Setup of build 91:
## awstm
module awstm(
        pps,
        tevt,
        evt,
        rst_n,
        clk
    );
clock: 6.0 ns
lec_check: 0
abc_area: 1
cap_margin: 20
core_aspect_ratio: 0.5
core_margin: 2
core_utilization: 71
cts_cluster_diameter: 370
cts_cluster_size: 98
place_density_lb_addon: 0.29
setup_slack_margin: 0.11
slew_margin: 20
tns_end_percent: 20
run.sh (not shown) runs the stock make flow with config.mk's settings and CLKGATE_MAP_FILE=.
Build 91 completed every stage of the flow, and the final layout passed the timing, DRC and antenna checks.
For build 21, these inputs were changed with respect to build 91:
-- flow/config.mk --
<<< build 91, line 11
export CORE_MARGIN = 2
export CORE_UTILIZATION = 71
export CTS_CLUSTER_DIAMETER = 370
export CTS_CLUSTER_SIZE = 98
export PLACE_DENSITY_LB_ADDON = 0.29
export SETUP_SLACK_MARGIN = 0.11
export SLEW_MARGIN = 20
>>> build 21, line 11
export CORE_MARGIN = 2
export CORE_UTILIZATION = 31
export CTS_CLUSTER_DIAMETER = 373
export CTS_CLUSTER_SIZE = 98
export PLACE_DENSITY_LB_ADDON = 0.29
export SLEW_MARGIN = 20
--- outcome ---
Build 21 vs. build 91: sequential cell count ~0 delta, utilization -43 points. Of build 91 and build 21, the lower combinational group share of total power belongs to build 21. Taking build 91 as the reference, in build 21 clock skew picked up an extra 0.0069 ns, clock transition at the registers of the reported paths stayed essentially flat, setup slack up 0.037 ns, signed area change from the synthesized netlist to the final layout now sits higher. Of build 91 and build 21, build 21 shows the higher power after layout, with build 91 below it. Build 21 ended up with more standard cells than build 91.
Edits applied to the flow inputs when going from build 21 to build 27:
==> flow/config.mk <==
export PLATFORM = sky130hd
export DESIGN_NAME = awstm
export DESIGN_NICKNAME = awstm
export VERILOG_FILES = /design/flow/design.v
export SDC_FILE = /design/flow/constraint.sdc
export NUM_CORES = 4
export LEC_CHECK = 0
export CAP_MARGIN = 20
export CORE_MARGIN = 2
export CORE_UTILIZATION = 40
export PLACE_DENSITY = 0.6
export SLEW_MARGIN = 20
==> flow/constraint.sdc <==
create_clock -name core_clock -period 4.27 [get_ports {clk}]
set_input_delay 0.8540 -clock core_clock [delete_from_list [all_inputs] [get_ports {clk}]]
set_output_delay 0.8540 -clock core_clock [all_outputs]
set_load 0.01 [all_outputs]
Findings:
In the flow results for build 21 and build 27, the worst hold slack is smaller on build 27. Build 27: full flow OK, the timing, DRC and antenna checks passed. Compared with build 21, build 27 shows a total via count in the routed design that is 24% lower. Simple logic cell fraction of the synthesized area: build 21 and build 27 compared, lower one is build 27. Per the comparison of build 27 with build 21, portion of the post-synthesis area used by sequential elements climbed 3.4 points, total power consumption of the routed design climbed 71%.


== lane 1 ==
Starting RTL as in the previous note.
clock: 6.0 ns
lec_check: 0
cap_margin: 20
cell_pad_in_sites_global_placement: 1
core_margin: 7
core_utilization: 43
cts_cluster_diameter: 217
max_routing_layer: met4
slew_margin: 20
### lane 1 -> lane 2
- an added CORE_ASPECT_RATIO of 1.06
- a change of CORE_MARGIN from 7 to 2
- a deleted MAX_ROUTING_LAYER that had been met4
- a deleted CELL_PAD_IN_SITES_GLOBAL_PLACEMENT that had been 1
- an added CTS_CLUSTER_SIZE of 98
- a change of CTS_CLUSTER_DIAMETER from 217 to 370
- an added ABC_AREA of 1
- a change of CORE_UTILIZATION from 43 to 35
- an added PLACE_DENSITY of 0.85
- an added TNS_END_PERCENT of 20
==> comparison <==
Taking lane 1 as the reference, in lane 2 highest clock frequency the design can meet rose by 0.023 GHz, combinational power saw a decrease, ratio of routed vias to standard cells down 7.7%.
[inputs] lane 3 vs lane 2
- CORE_UTILIZATION changed from 35 to 68
- ABC_AREA removed (was 1)
- TNS_END_PERCENT removed (was 20)
- PLACE_DENSITY removed (was 0.85)
- CTS_CLUSTER_SIZE changed from 98 to 35
- CTS_CLUSTER_DIAMETER removed (was 370)
- CORE_ASPECT_RATIO removed (was 1.06)
- the clock period (ns, I/O delays scaled along) changed from 6.0 to 5.37
The fraction of area in clock buffers and inverters reported for lane 3 is greater than that of lane 2 by 0.50 points. Global-route met1 utilization: lane 3 and lane 2 compared, higher one is lane 3. Re routed wire length: lane 2 was higher than lane 3. Between lane 2 and lane 3, area fraction in compound gates increased. Looking at worst-path cell with the longest stage delay, the sky130_fd_sc_hd__dfrtp_1 result is from lane 3; the sky130_fd_sc_hd__clkdlybuf4s50_1 one comes from lane 2. Summary of the comparison: finished layout cell area is lower in lane 3, relative to lane 2.
Relative to lane 3, the following input files were edited for lane 4:
- CORE_UTILIZATION: 68 -> 70
- CTS_CLUSTER_SIZE: 35 -> 16
- ABC_AREA: unset -> 1
- SETUP_SLACK_MARGIN: unset -> 0.77
- HOLD_SLACK_MARGIN: unset -> -0.1
- the clock period (ns, I/O delays scaled along): 5.37 -> 2.86
==> results <==
Across lane 3 and lane 4, a clean result was obtained everywhere but in lane 4. Status: lane 4 FAILED at 5_1_grt (tool error). Lane 3 → lane 4: netlist area before placement grew by 0.0017 mm2, total cell area at the placement stage now larger, chip area line of the yosys report rose 0.0017 mm2. Lower synthesized cell count was reported by lane 3, not lane 4. Lane 4 falls short of lane 3 in die outline area. Going from lane 3 to lane 4, the placement row count was found to have gone up by 3. Core box area for lane 4 is higher than for lane 3.
diff inputs: lane 4 => lane 5
- clearing HOLD_SLACK_MARGIN, which used to be -0.1
- putting PLACE_DENSITY at 0.73 where nothing was set
- putting CTS_CLUSTER_DIAMETER at 30 where nothing was set
- swapping 70 for 72 in CORE_UTILIZATION
[summary]
Lane 4 did not finish: a tool error stopped it during 5_1_grt.
Lane 5: GRT-0116 in 5_1_grt -> run aborted
The area inside the core boundary of lane 5 falls short of that of lane 4 by about 3.4%.
Compared with lane 4, lane 5 shows a higher final RePlAce weighted congestion.
When lane 5 is set beside lane 4, its die outline area turns out to be about 2.7% smaller.


awstm again, from the RTL that the note above started with.
## awstm
module awstm(
        pps,
        tevt,
        evt,
        rst_n,
        clk
    );
    input pps;
    input [31:0] tevt;
    output [31:0] evt;
    input rst_n;
    input clk;
    reg r_pps, r_awspps;
    reg [26:0] r_tcyc;       
    reg [26:0] r_td;         
    reg [30:0] r_awstm;      
    reg [30:0] r_tmev_next;  
    reg [31:0] r_set_tmev;  
    reg [10:0] r_tcor;       
    reg [10:0] r_tcor_max;   
    reg r_pps_lock;          
    wire evt_pps;            
    parameter [26:0] p_cyc_per_sec  = 27'd9_999;   
    parameter [26:0] p_pps_to       = 27'd14_999;  
    parameter [30:0] p_awstm_max    = 31'd99_999;   
    assign evt = r_set_tmev;
    assign evt_pps = pps & ~r_pps;
    wire [26:0] td_abs;
    wire [25:0] tmp1_td_abs;
    wire [25:0] tmp2_td_abs;
    wire [10:0] tmp_tcor_max;
    assign td_abs = (r_td[26] ? (~r_td + 17'd1): r_td);
    genvar i;
    assign tmp1_td_abs[25] = td_abs[25];  
    generate 
        for(i = 24; i >= 0; i=i-1) begin :g_tmp1_td_abs
            assign tmp1_td_abs[i] = td_abs[i+1] | td_abs[i];  
        end 
    endgenerate
    assign tmp2_td_abs[25] = tmp1_td_abs[25];
    generate
        for(i = 24; i >= 0; i=i-1) begin: g_tmp2_td_abs
            assign tmp2_td_abs[i] = tmp1_td_abs[i+1] ^ tmp1_td_abs[i];
        end
    endgenerate
    assign tmp_tcor_max[2:0] = 3'b000;
    generate 
        for(i = 0; i < 7; i=i+1) begin: g_tmp_tcor_max
            assign tmp_tcor_max[i+3] = tmp2_td_abs[25-i]; 
        end
    endgenerate
    assign tmp_tcor_max[10] = (tmp1_td_abs[20] & !tmp2_td_abs[20] ? 1'b0 : 1'b1); 
    always @(posedge clk or negedge rst_n) begin
  ...
clock: 5.86 ns
lec_check: 0
abc_area: 1
cap_margin: 20
core_margin: 2
core_utilization: 72
cts_cluster_diameter: 235
cts_cluster_size: 85
place_density_lb_addon: 0.2
slew_margin: 20
Rerun with:
ABC_AREA = default   (was 1)
CORE_UTILIZATION = 70   (was 72)
CTS_CLUSTER_DIAMETER = default   (was 235)
CTS_CLUSTER_SIZE = default   (was 85)
HOLD_SLACK_MARGIN = -0.1   (was default)
PLACE_DENSITY_LB_ADDON = default   (was 0.2)
clock period = 3.2 ns   (was 5.86 ns; I/O delays follow)
What happened: The changed run produced a layout that fails on setup timing; clock skew drops by 3.4 ps; power climbs to 2.5 times its value; wire length drops by roughly a tenth; count of clock-buffer cells in the layout drops by 1; setup slack is worse by 2000 ps; cell area drops slightly; via count drops by about a fifth.
Rerun with:
CORE_UTILIZATION = 40   (was 70)
CTS_CLUSTER_DIAMETER = 217   (was default)
HOLD_SLACK_MARGIN = default   (was -0.1)
MAX_ROUTING_LAYER = met4   (was default)
clock period = 6.0 ns   (was 3.2 ns; I/O delays follow)
Now the flow went through all stages and came out clean.
Area after synthesis is unchanged.
Setup slack improved by 2000 ps.
Critical path depth falls by 3.
Register-to-register slack improved by 2100 ps.
Core utilization falls by 41 points.
Sequential share of layout area rises by 2.3 points.
Rerun with:
CORE_UTILIZATION = 65   (was 40)
CTS_CLUSTER_DIAMETER = default   (was 217)
CTS_CLUSTER_SIZE = 37   (was default)
MAX_ROUTING_LAYER = default   (was met4)
clock period = 5.37 ns   (was 6.0 ns; I/O delays follow)
Result: The new run completed without violations; clock skew is about the same; final area shrinks slightly; clock-buffer cell count stays the same; sequential power grows by roughly a tenth; synthesized cell count does not change; routed wire length shrinks slightly; global-route usage grows by 11 points; non-clock buffer count shrinks by 2; setup slack is worse by 420 ps; critical path depth is unchanged; total power grows by roughly a tenth.


awstm again, from the RTL that the note above started with.
export LEC_CHECK = 0
export ABC_AREA = 1
export CAP_MARGIN = 20
export CELL_PAD_IN_SITES_GLOBAL_PLACEMENT = 0
export CORE_ASPECT_RATIO = 1.5
export CORE_MARGIN = 2
export CORE_UTILIZATION = 71
export CTS_CLUSTER_DIAMETER = 356
export CTS_CLUSTER_SIZE = 52
export GPL_TIMING_DRIVEN = 1
export HOLD_SLACK_MARGIN = 0.29
export MIN_ROUTING_LAYER = met1
export PLACE_DENSITY_LB_ADDON = 0.06
export SETUP_SLACK_MARGIN = 0.23
export SLEW_MARGIN = 10
create_clock -name core_clock -period 0.799 [get_ports {clk}]
The first run stopped in detailed placement (3_5_place_dp).
Edit:
ABC_AREA = 0   (was 1)
CORE_UTILIZATION = 68   (was 71)
CTS_CLUSTER_DIAMETER = 234   (was 356)
HOLD_SLACK_MARGIN = unset   (was 0.29)
PLACE_DENSITY_LB_ADDON = unset   (was 0.06)
SETUP_SLACK_MARGIN = 0.08   (was 0.23)
clock period = 3.2 ns   (was 0.799 ns; I/O delays follow)
Result: With this change the flow completed and failed the layout checks on negative setup slack; synthesized cell count drops by 33%; die size came out lower by 7.0%; synthesized area came out lower by 11%.
Edit:
ABC_AREA = unset   (was 0)
CELL_PAD_IN_SITES_GLOBAL_PLACEMENT = unset   (was 0)
CORE_ASPECT_RATIO = unset   (was 1.5)
CORE_UTILIZATION = 40   (was 68)
CTS_CLUSTER_DIAMETER = unset   (was 234)
CTS_CLUSTER_SIZE = unset   (was 52)
GPL_TIMING_DRIVEN = unset   (was 1)
MIN_ROUTING_LAYER = unset   (was met1)
PLACE_DENSITY = 0.6   (was unset)
SETUP_SLACK_MARGIN = unset   (was 0.08)
SLEW_MARGIN = 20   (was 10)
clock period = 6.0 ns   (was 3.2 ns; I/O delays follow)
Now the flow went through all stages and came out clean.
Clock power goes down by 48%.
Total power falls by 58%.
Worst setup slack gets better by 2.2 ns.
Edit:
ABC_AREA = 1   (was unset)
CORE_ASPECT_RATIO = 1.06   (was unset)
CORE_UTILIZATION = 28   (was 40)
CTS_CLUSTER_DIAMETER = 399   (was unset)
CTS_CLUSTER_SIZE = 98   (was unset)
PLACE_DENSITY = unset   (was 0.6)
PLACE_DENSITY_LB_ADDON = 0.29   (was unset)
TNS_END_PERCENT = 20   (was unset)
Final area goes up by 14%.
Critical path depth rose by 5.
Die area is higher by 59%.
Edit:
ABC_AREA = unset   (was 1)
CORE_ASPECT_RATIO = unset   (was 1.06)
CORE_UTILIZATION = 27   (was 28)
CTS_CLUSTER_DIAMETER = unset   (was 399)
CTS_CLUSTER_SIZE = unset   (was 98)
PLACE_DENSITY = 0.6   (was unset)
PLACE_DENSITY_LB_ADDON = unset   (was 0.29)
TNS_END_PERCENT = unset   (was 20)
clock period = 4.27 ns   (was 6.0 ns; I/O delays follow)
Non-clock buffer count climbs by 25.
Setup slack got worse by 1.7 ns.
Design area drops by roughly a tenth.
Routed wire length drops by a quarter to a third.
Cell count drops by a quarter to a third.
Global-route usage drops by 3.2 points.
Sequential power climbs by well over a third.


== run A ==
awstm again, from the RTL that the note above started with.
clock: 0.799 ns
lec_check: 0
abc_area: 0
cap_margin: 0
cell_pad_in_sites_global_placement: 0
core_aspect_ratio: 0.89
core_margin: 2
core_utilization: 71
cts_cluster_diameter: 356
cts_cluster_size: 14
gpl_timing_driven: 1
hold_slack_margin: 0.29
min_routing_layer: met1
place_density_lb_addon: 0.06
setup_slack_margin: 0.23
slew_margin: 10
Run A failed in detailed placement (3_5_place_dp) with DPL-0038.
[inputs] run B vs run A
==> flow/config.mk <==
export PLATFORM = sky130hd
export DESIGN_NAME = awstm
export DESIGN_NICKNAME = awstm
export VERILOG_FILES = /design/flow/design.v
export SDC_FILE = /design/flow/constraint.sdc
export NUM_CORES = 4
export LEC_CHECK = 0
export ABC_AREA = 1
export CAP_MARGIN = 20
export CELL_PAD_IN_SITES_GLOBAL_PLACEMENT = 0
export CORE_ASPECT_RATIO = 1.06
export CORE_MARGIN = 2
export CORE_UTILIZATION = 72
export CTS_CLUSTER_DIAMETER = 41
export CTS_CLUSTER_SIZE = 52
export GPL_TIMING_DRIVEN = 1
export MIN_ROUTING_LAYER = met1
export SETUP_SLACK_MARGIN = 0.91
export SLEW_MARGIN = 10
==> flow/constraint.sdc <==
create_clock -name core_clock -period 3.11 [get_ports {clk}]
set_input_delay 0.6220 -clock core_clock [delete_from_list [all_inputs] [get_ports {clk}]]
set_output_delay 0.6220 -clock core_clock [all_outputs]
set_load 0.01 [all_outputs]
Notes after the runs:
Compared with run A, run B shows a higher post-synthesis instance total.
No final results exist for run B, since it was stopped by error GRT-0116 during global routing (5_1_grt).
Taking run A as the reference, in run B total die size went up; floorplan utilization went down; yosys cell count went up; overall die height went up; synthesis area per yosys went up.
The compound-cell area share of the yosys netlist of run B is lower than that of run A.
The following lists how run C was set up differently from run B:
==> flow/config.mk <==
export PLATFORM = sky130hd
export DESIGN_NAME = awstm
export DESIGN_NICKNAME = awstm
export VERILOG_FILES = /design/flow/design.v
export SDC_FILE = /design/flow/constraint.sdc
export NUM_CORES = 4
export LEC_CHECK = 0
export ABC_AREA = 1
export CAP_MARGIN = 20
export CORE_MARGIN = 2
export CORE_UTILIZATION = 72
export CTS_CLUSTER_SIZE = 11
export PLACE_DENSITY = 0.37
export SLEW_MARGIN = 20
export TNS_END_PERCENT = 5
==> flow/constraint.sdc <==
create_clock -name core_clock -period 2.62 [get_ports {clk}]
set_input_delay 0.5240 -clock core_clock [delete_from_list [all_inputs] [get_ports {clk}]]
set_output_delay 0.5240 -clock core_clock [all_outputs]
set_load 0.01 [all_outputs]
Nothing crashed in run C and all stages finished; the problem is that the final layout failed, the offending checks being negative setup slack. Run B -> run C: mapped cell area delta 0, exact match. The horizontal die size of run C is higher than that of run B. Against run B, run C comes in 2.8% lower on chip height. Comparing run C against run B, there is no change at all in adder and majority gate portion of the synthesized area. For count of hold-fix buffers inserted at cts, run B and run C come out practically identical.
diff inputs: run C => run D
diff --git a/flow/config.mk b/flow/config.mk
--- a/flow/config.mk
+++ b/flow/config.mk
@@ -9 +9,2 @@
-export CAP_MARGIN = 20
+export CAP_MARGIN = 0
+export CORE_ASPECT_RATIO = 0.69
[summary]
- [flow] run D | stages: complete | final checks: fail | reason: negative setup slack
- Run C was routed with fewer vias than run D.
- Taking run C as the reference, in run D cell area increased by 330 sq um relative to the old numbers; peak clock frequency supported by timing decreased by about 0.7% relative to the old numbers; fraction of the cycle the final worst path needs increased by 0.73 points relative to the old numbers; final core utilization increased by 1.5 points relative to the old numbers.
- Diff run D and run C: total length of routed wires lower in run C
- | fill cell total of the finished layout | run D vs run C | 110 lower |
- Run C has a higher clock network fraction of design power than run D.
- Going from run C to run D, routed length per instance increased by 1.6 um relative to the old numbers, non-clock buffer count increased by 32 relative to the old numbers, die size closely matched the old numbers.
- Run comparison: run C timing endpoint of the critical path r_td[19]; run D timing endpoint of the critical path r_tmev_next[22]
Relative to run D, the following input files were edited for run E:
diff --git a/flow/config.mk b/flow/config.mk
--- a/flow/config.mk
+++ b/flow/config.mk
@@ -9,2 +9 @@
-export CAP_MARGIN = 0
-export CORE_ASPECT_RATIO = 0.69
+export CAP_MARGIN = 20
@@ -13,2 +12,4 @@
-export CTS_CLUSTER_SIZE = 11
-export PLACE_DENSITY = 0.37
+export CTS_CLUSTER_SIZE = 72
+export HOLD_SLACK_MARGIN = -0.1
+export PLACE_DENSITY = 0.73
+export SETUP_SLACK_MARGIN = 0.77
@@ -16 +16,0 @@
-export TNS_END_PERCENT = 5
==> flow/constraint.sdc <==
create_clock -name core_clock -period 2.86 [get_ports {clk}]
set_input_delay 0.5720 -clock core_clock [delete_from_list [all_inputs] [get_ports {clk}]]
set_output_delay 0.5720 -clock core_clock [all_outputs]
set_load 0.01 [all_outputs]
- [flow] run D | stages: complete | final checks: fail | reason: negative setup slack
- No final results exist for run E, since it was stopped by error GRT-0116 during global routing (5_1_grt).
- Between run D and run E, the core utilization before placement figures differ only marginally.
- Compared run E vs run D, and die height is up in run E.
- Compared with run D, in run E chip area in the Yosys report now sits at about the same level; row count now sits higher; core area now sits at about the same level.
- Run E vs run D: horizontal die dimension down in run E
- In run E the routability congestion estimate from global placement turned out 9.6% lower than in run D.
- Re number of cells in the yosys synthesis report: no difference whatsoever between run D and run E.
- Changes observed in run E relative to run D: number of buffers inserted to repair setup after CTS rose 134, total die size about even.
Power is estimated from default activity; no workload was simulated.
